==> branch nickel: inputs <==
==> flow/design.v (excerpt) <==
module TCAM_TOP (
        input                   CLK
       ,input                   RESET
       ,input                   SEARCH
       ,input                   SETTING
       ,input   [DATA_BITS-1:0] KEY
       ,input   [IDWID-1:0]     SETTING_ID
       ,input   [MASKWID-1:0]   SETTING_MASKID
       ,input   [IDWID-1:0]     SETTING_PRIORITY
       ,output  [IDWID-1:0]     RULEID
       ,output                  SETTING_COMPLETE
       ,output                  SEARCH_COMPLETE
       ,output                  MISMATCH
       ,input                     DDR3_AVL_INIT
       ,input   [SDRAM_DATA-1:0]  DDR3_AVL_READDATA
       ,input                     DDR3_AVL_WAITREQUEST
       ,input                     DDR3_AVL_READDATAVALID
       ,output                    DDR3_AVL_READ
       ,output                    DDR3_AVL_WRITE
       ,output  [SDRAM_ADDR-1:0]  DDR3_AVL_ADDRESS
       ,output  [SDRAM_DATA-1:0]  DDR3_AVL_WRITEDATA
       ,output                    DDR3_AVL_BURSTCOUNT
       ,output                    DDR3_AVL_INITCOMPLETE
	);
    parameter   DATA_BITS = 128;  
    parameter   FRAGMENTS = 8;	 
    parameter   FRAG_BITS = 3;	 
    parameter   IDWID     = 16;   
    parameter   MASKWID   = 18;
    parameter   SDRAM_ADDR = 19;
    parameter   SDRAM_DATA = 256;
    localparam  FRAG_WID  = (DATA_BITS/FRAGMENTS);
    localparam  ADDR_WID  = FRAG_BITS+FRAG_WID;
    localparam  PRIOWID   = IDWID;
    localparam  KWID      = DATA_BITS;
    localparam  SEGWID    = 2+IDWID+MASKWID+KWID+PRIOWID;  
    wire [ DATA_BITS-1:0 ] in_key      = KEY;
    wire [     IDWID-1:0 ] in_id       = SETTING_ID;
    wire [   MASKWID-1:0 ] in_maskid   = SETTING_MASKID;
    wire [   PRIOWID-1:0 ] in_priority = SETTING_PRIORITY;
    wire                 w_read;
    wire                 w_write;
    wire  [ADDR_WID-1:0] w_address;
    wire  [  SEGWID-1:0] w_readdata;
    wire  [  SEGWID-1:0] w_writedata;
  ...
export LEC_CHECK = 0
export ABC_AREA = 1
export CAP_MARGIN = 20
export CELL_PAD_IN_SITES_DETAIL_PLACEMENT = 2
export CORE_MARGIN = 10
export CORE_UTILIZATION = 65
export CTS_CLUSTER_DIAMETER = 307
export CTS_CLUSTER_SIZE = 48
export GPL_ROUTABILITY_DRIVEN = 1
export MAX_ROUTING_LAYER = met5
export PLACE_DENSITY_LB_ADDON = 0.24
export SETUP_SLACK_MARGIN = 0.1
export SLEW_MARGIN = 20
create_clock -name core_clock -period 4.66 [get_ports {CLK}]
run.sh (not shown) runs the stock make flow with config.mk's settings and CLKGATE_MAP_FILE=.
==> branch zinc: changes against branch nickel <==
Settings changed: ABC_AREA 1 to not set, CELL_PAD_IN_SITES_DETAIL_PLACEMENT 2 to not set, CORE_MARGIN 10 to 2, CORE_UTILIZATION 65 to 40, CTS_CLUSTER_DIAMETER 307 to not set, CTS_CLUSTER_SIZE 48 to not set, GPL_ROUTABILITY_DRIVEN 1 to not set, MAX_ROUTING_LAYER met5 to not set, PLACE_DENSITY_LB_ADDON 0.24 to not set, SETUP_SLACK_MARGIN 0.1 to not set.
==> flow/constraint.sdc (replaced) <==
create_clock -name core_clock -period 10.0 [get_ports {CLK}]
set_input_delay 2.0000 -clock core_clock [delete_from_list [all_inputs] [get_ports {CLK}]]
set_output_delay 2.0000 -clock core_clock [all_outputs]
set_load 0.01 [all_outputs]
==> branch fjord: changes against branch nickel <==
Settings changed: ABC_AREA 1 to not set, CELL_PAD_IN_SITES_DETAIL_PLACEMENT 2 to not set, CORE_MARGIN 10 to 2, CORE_UTILIZATION 65 to 72, CTS_CLUSTER_DIAMETER 307 to not set, CTS_CLUSTER_SIZE 48 to 17, GPL_ROUTABILITY_DRIVEN 1 to not set, MAX_ROUTING_LAYER met5 to not set, PLACE_DENSITY_LB_ADDON 0.24 to not set, SETUP_SLACK_MARGIN 0.1 to 0.93.
==> flow/constraint.sdc (replaced) <==
create_clock -name core_clock -period 3.12 [get_ports {CLK}]
set_input_delay 0.6240 -clock core_clock [delete_from_list [all_inputs] [get_ports {CLK}]]
set_output_delay 0.6240 -clock core_clock [all_outputs]
set_load 0.01 [all_outputs]
==> results <==
- Branch fjord finished with timing, DRC and antenna clean. Branch zinc produced a clean layout. Branch nickel failed in 3_5_place_dp.
- Register-to-register slack: branch zinc is better than branch fjord (5800 ps).
- Of branch fjord and branch zinc, branch fjord has the higher non-clock buffer count (gap 110).
- Via count: branch fjord is higher than branch zinc (about 5.4%).
- Of branch fjord and branch zinc, branch fjord has the higher first-iteration DRC count (gap 32%, measured against branch zinc).
- Flip-flop count is the same in branch zinc and branch fjord.
- Against branch zinc, the core utilization of branch fjord is higher by 38 points.
- In synthesized area, branch fjord and branch zinc do not differ.
- In branch fjord the global-route usage is higher than in branch zinc, by 15 points.
- The power of branch fjord is 3.1 times that of branch zinc.
- In branch fjord the sequential share of layout area is higher than in branch zinc, by 0.82 points.
- Critical path depth is the same in branch fjord and branch zinc.
==> figures <==
item                                                                          branch fjord               branch zinc             branch nickel
Result of the run                                                 timing/DRC/antenna clean  timing/DRC/antenna clean    stopped before the end
Last stage reached                                                                       -                         -              3_5_place_dp
Worst Setup EP                                                              DDR3_AVL_WRITE             DDR3_AVL_READ                         -
Worst-path maximum fanout                                                                2                         9                         -
Routed met1 length                                                               95,700 um                110,000 um                         -
Repair and plain buffers                                                               763                       653                         -
Minimum setup slack in the final design                                             854 ps                   4410 ps                         -
Level count of the clock H-tree                                                          5                         5                         -
Vias in the first global route                                                      59,700                    54,800                         -
Seq pwr share                                                                        52.2%                     51.0%                         -
Clock net power                                                                    37.4 mW                   12.4 mW                         -
Combinational power                                                                3.98 mW                   1.18 mW                         -
Clock tree from TritonCTS                                                              yes                       yes                         -
Top cell type by instance count after synthesis                   sky130_fd_sc_hd__dfrtp_1  sky130_fd_sc_hd__dfrtp_1  sky130_fd_sc_hd__nand2_1
Number of DRC markers after the initial detailed-route iteration                     4,017                     3,050                         -
Area after detailed placement                                                  113,000 um2               113,000 um2                         -
Largest voltage drop on the vdd net                                               0.685 mV                  0.170 mV                         -
Fraction of met2 tracks used by global routing                                       54.4%                     28.1%                         -
Avg WL per Cell                                                                    24.7 um                   21.5 um                         -
Post-CTS Setup Inserts                                                                  25                         0                         -
Average instance area after synthesis                                             15.3 um2                  15.3 um2                  11.6 um2
Power Sequential                                                                   45.2 mW                   14.1 mW                         -
Hold buffer count at cts                                                                 0                         0                         -
Flop count                                                                           3,235                     3,235                         -

---

==> wip/willow <==
TCAM_TOP again, from the RTL that the note above started with.
## TCAM_TOP
module TCAM_TOP (
        input                   CLK
       ,input                   RESET
       ,input                   SEARCH
       ,input                   SETTING
       ,input   [DATA_BITS-1:0] KEY
       ,input   [IDWID-1:0]     SETTING_ID
       ,input   [MASKWID-1:0]   SETTING_MASKID
       ,input   [IDWID-1:0]     SETTING_PRIORITY
       ,output  [IDWID-1:0]     RULEID
       ,output                  SETTING_COMPLETE
       ,output                  SEARCH_COMPLETE
       ,output                  MISMATCH
       ,input                     DDR3_AVL_INIT
       ,input   [SDRAM_DATA-1:0]  DDR3_AVL_READDATA
       ,input                     DDR3_AVL_WAITREQUEST
       ,input                     DDR3_AVL_READDATAVALID
       ,output                    DDR3_AVL_READ
       ,output                    DDR3_AVL_WRITE
       ,output  [SDRAM_ADDR-1:0]  DDR3_AVL_ADDRESS
       ,output  [SDRAM_DATA-1:0]  DDR3_AVL_WRITEDATA
       ,output                    DDR3_AVL_BURSTCOUNT
       ,output                    DDR3_AVL_INITCOMPLETE
	);
    parameter   DATA_BITS = 128;  
    parameter   FRAGMENTS = 8;	 
    parameter   FRAG_BITS = 3;	 
    parameter   IDWID     = 16;   
    parameter   MASKWID   = 18;
    parameter   SDRAM_ADDR = 19;
    parameter   SDRAM_DATA = 256;
    localparam  FRAG_WID  = (DATA_BITS/FRAGMENTS);
    localparam  ADDR_WID  = FRAG_BITS+FRAG_WID;
    localparam  PRIOWID   = IDWID;
    localparam  KWID      = DATA_BITS;
    localparam  SEGWID    = 2+IDWID+MASKWID+KWID+PRIOWID;  
    wire [ DATA_BITS-1:0 ] in_key      = KEY;
    wire [     IDWID-1:0 ] in_id       = SETTING_ID;
    wire [   MASKWID-1:0 ] in_maskid   = SETTING_MASKID;
  ...
Settings: LEC_CHECK=0, ABC_AREA=1, CAP_MARGIN=20, CORE_MARGIN=2, CORE_UTILIZATION=56, GPL_ROUTABILITY_DRIVEN=1, MAX_ROUTING_LAYER=met4, PLACE_DENSITY_LB_ADDON=0.01, SETUP_SLACK_MARGIN=0.58, SLEW_MARGIN=20; clock period 2.0 ns.
==> wip/zinc: changes against wip/willow <==
==> flow/config.mk (replaced) <==
export PLATFORM = sky130hd
export DESIGN_NAME = TCAM_TOP
export DESIGN_NICKNAME = TCAM_TOP
export VERILOG_FILES = /design/flow/design.v
export SDC_FILE = /design/flow/constraint.sdc
export NUM_CORES = 4
export LEC_CHECK = 0
export CAP_MARGIN = 20
export CORE_MARGIN = 2
export CORE_UTILIZATION = 27
export SLEW_MARGIN = 20
==> flow/constraint.sdc (replaced) <==
create_clock -name core_clock -period 13.1 [get_ports {CLK}]
set_input_delay 2.6200 -clock core_clock [delete_from_list [all_inputs] [get_ports {CLK}]]
set_output_delay 2.6200 -clock core_clock [all_outputs]
set_load 0.01 [all_outputs]
==> flow_summary.toml <==
# flow metrics
[run_status]
outcome = "finished clean"

[power_and_ir_drop]
p_sw_mw = 4.81
p_seq_frac = 0.499

[routing]
top_layer = "met5"
met1_length_mm = 112

[clocking]
cts-buffers-inserted = 334

[worst_hold_path]
worstHoldPathType = "register to register"

[final_timing]
fin_skew_ns = 0.0733

[synth]
top_cells_by_area = "dfrtp_1 55%, dfxtp_1 15%, mux2i_1 6.8%"
Source of the figures above: wip/zinc

==> flow_summary.toml <==
# flow metrics
[run_status]
outcome = "failed layout checks"
violations = "setup timing"

[synth]
top_cells_by_area = "dfrtp_1 55%, dfxtp_1 15%, nand2_1 9.0%"

[worst_hold_path]
worstHoldPathType = "input pin to register"

[final_timing]
setup_viol = 53
timing.final.ws_setup_ns = -0.106

[power_and_ir_drop]
p_seq_frac = 0.505

[clocking]
cts-buffers-inserted = 326
Source of the figures above: wip/willow


---

==> garnet <==
Starting RTL as in the previous note.
export LEC_CHECK = 0
export ABC_AREA = 1
export CAP_MARGIN = 20
export CORE_MARGIN = 2
export CORE_UTILIZATION = 40
export CTS_CLUSTER_SIZE = 37
export SETUP_SLACK_MARGIN = 2.06
export SLEW_MARGIN = 20
create_clock -name core_clock -period 10.0 [get_ports {CLK}]
==> inputs of pepper, as changes to garnet <==
Settings changed: ABC_AREA 1 to unset, CORE_UTILIZATION 40 to 72, CTS_CLUSTER_SIZE 37 to 17, SETUP_SLACK_MARGIN 2.06 to 0.91.
==> flow/constraint.sdc (replaced) <==
create_clock -name core_clock -period 3.12 [get_ports {CLK}]
set_input_delay 0.6240 -clock core_clock [delete_from_list [all_inputs] [get_ports {CLK}]]
set_output_delay 0.6240 -clock core_clock [all_outputs]
set_load 0.01 [all_outputs]
==> summary of the runs <==
Register-to-register slack: garnet is better than pepper (5.8 ns).
Against garnet, the worst hold slack of pepper is lower by 0.13 ns.
Critical path depth: pepper is lower than garnet (1).
Between garnet and pepper, the lower clock power is in garnet (gap about 70%, measured against pepper).
Power: garnet is smaller than pepper (68%).
pepper produced a clean layout. garnet finished clean.
Against pepper, the cell count of garnet is higher by about 35%.
Between garnet and pepper, the lower global-route usage is in garnet (gap 13 points).
Of garnet and pepper, garnet has the higher routed wire length (gap about 11%, measured against pepper).
Setup slack: garnet is higher than pepper (3.4 ns).
==> figures <==
|  | pepper | garnet |
|---|---|---|
| Delay of the slowest critical-path stage | 0.39 ns | 0.66 ns |
| Required time of the critical path | 2.50 ns | 8.00 ns |
| Count of mapped cells out of synthesis | 6811 | 8832 |
| Result of the run | finished clean | finished clean |
| Number of clock buffers in the layout | 459 | 487 |
| Row Count | 139 | 186 |
| Number of standard cells reported by yosys | 6811 | 8832 |
| Max_slew headroom | 28.8% | 21.1% |
| Most frequent cell after synthesis | sky130_fd_sc_hd__dfrtp_1 | sky130_fd_sc_hd__nand2_1 |
| Distinct lib cells | 51 | 43 |
| Final core utilization | 85.6% | 48.0% |
| Share of the clock period used by the worst path after layout | 72.6% | 57.6% |
| Post-route worst hold slack | 0.151 ns | 0.279 ns |
| Area of the die | 147000 um2 | 261000 um2 |
| Number of vias in the routed layout | 55600 | 62600 |
| Number of warnings in the stage logs | 128 | 154 |
| Power share of the sequential group | 52.2% | 50.5% |
| Power per standard cell area | 705 nW/um2 | 227 nW/um2 |
| Final non-clock buffer share | 6.29% | 5.39% |

---

==> inputs of run a <==
TCAM_TOP again, from the RTL that the note above started with.
Settings: LEC_CHECK=0, ABC_AREA=0, CAP_MARGIN=20, CELL_PAD_IN_SITES_DETAIL_PLACEMENT=2, CELL_PAD_IN_SITES_GLOBAL_PLACEMENT=2, CORE_MARGIN=10, CORE_UTILIZATION=65, CTS_CLUSTER_DIAMETER=307, CTS_CLUSTER_SIZE=48, GPL_ROUTABILITY_DRIVEN=0, GPL_TIMING_DRIVEN=0, MAX_ROUTING_LAYER=met5, MIN_ROUTING_LAYER=met1, PLACE_DENSITY=0.49, SETUP_SLACK_MARGIN=0.1, SLEW_MARGIN=20; clock period 4.66 ns.
==> inputs of run b, as changes to run a <==
==> flow/config.mk (replaced) <==
export PLATFORM = sky130hd
export DESIGN_NAME = TCAM_TOP
export DESIGN_NICKNAME = TCAM_TOP
export VERILOG_FILES = /design/flow/design.v
export SDC_FILE = /design/flow/constraint.sdc
export NUM_CORES = 4
export LEC_CHECK = 0
export CAP_MARGIN = 20
export CORE_MARGIN = 2
export CORE_UTILIZATION = 70
export SETUP_SLACK_MARGIN = 0.72
export SLEW_MARGIN = 20
==> flow/constraint.sdc (replaced) <==
create_clock -name core_clock -period 3.12 [get_ports {CLK}]
set_input_delay 0.6240 -clock core_clock [delete_from_list [all_inputs] [get_ports {CLK}]]
set_output_delay 0.6240 -clock core_clock [all_outputs]
set_load 0.01 [all_outputs]
==> inputs of run c, as changes to run a <==
==> flow/config.mk (replaced) <==
export PLATFORM = sky130hd
export DESIGN_NAME = TCAM_TOP
export DESIGN_NICKNAME = TCAM_TOP
export VERILOG_FILES = /design/flow/design.v
export SDC_FILE = /design/flow/constraint.sdc
export NUM_CORES = 4
export LEC_CHECK = 0
export ABC_AREA = 1
export CAP_MARGIN = 20
export CORE_MARGIN = 2
export CORE_UTILIZATION = 56
export GPL_ROUTABILITY_DRIVEN = 1
export MAX_ROUTING_LAYER = met4
export SLEW_MARGIN = 20
==> flow/constraint.sdc (replaced) <==
create_clock -name core_clock -period 2.27 [get_ports {CLK}]
set_input_delay 0.4540 -clock core_clock [delete_from_list [all_inputs] [get_ports {CLK}]]
set_output_delay 0.4540 -clock core_clock [all_outputs]
set_load 0.01 [all_outputs]
==> reports/qor.rpt <==
=============================================================
Outcome                                          complete, no violations
Yosys-reported design area after synthesis        103,000 µm²
Number of standard-cell rows in the floorplan             157
Number of instances in the synthesized netlist          8,832
Placeable core region                             183,000 µm²
Top cells by area, synth                         dfrtp_1 55%, dfxtp_1 15%, nand2_1 9.0%
Syn Area/Cell                                        11.6 µm²
Cell variety after synth                                   43
Effective utilization at floorplan                      56.2%
Cell count in the Yosys report                          8,832
Number of port buffers                                    585
Post-synthesis simple-gate area fraction                12.0%
Vert. Die Dim                                          433 µm
Top logic family                                 simple AND/OR/NAND/NOR gates
Chip area                                         187,000 µm²
Width of the chip                                      433 µm
=============================================================
[end of results for run c]
==> reports/qor.rpt <==
===================================================================
Top Metal Used                                                 met5
Effective utilization at floorplan                            70.4%
Number of standard-cell rows in the floorplan                   141
Vert. Die Dim                                                389 µm
Syn Area/Cell                                              15.3 µm²
Worst slew slack as a fraction of its limit                   21.3%
Number of port buffers                                          585
Top logic family                                       multiplexers
Post-synthesis simple-gate area fraction                      4.99%
Cell variety after synth                                         51
Number of instances in the synthesized netlist                6,811
Chip area                                               152,000 µm²
Placeable core region                                   148,000 µm²
Iteration count of the initial detailed-routing pass              5
Outcome                                                complete, no violations
Number of placed instances, taps included                     9,221
First-pass GRT wire length                               359,000 µm
Yosys-reported design area after synthesis              104,000 µm²
Width of the chip                                            389 µm
===================================================================
[end of results for run b]
==> reports/qor.rpt <==
==============================================
Vert. Die Dim                           420 µm
Placeable core region              159,000 µm²
Outcome                           stopped before the end
Width of the chip                       420 µm
Error text reported by the tool   Error: detail_place.tcl, 38 bad optional access
Top cells by area, synth          dfrtp_1 55%, dfxtp_1 15%, mux2i_1 6.8%
Chip area                          176,000 µm²
Last stage reached                detailed placement
Syn Area/Cell                         15.3 µm²
==============================================
[end of results for run a]
Power figures rest on the tool's default switching activity, not on a simulated workload.
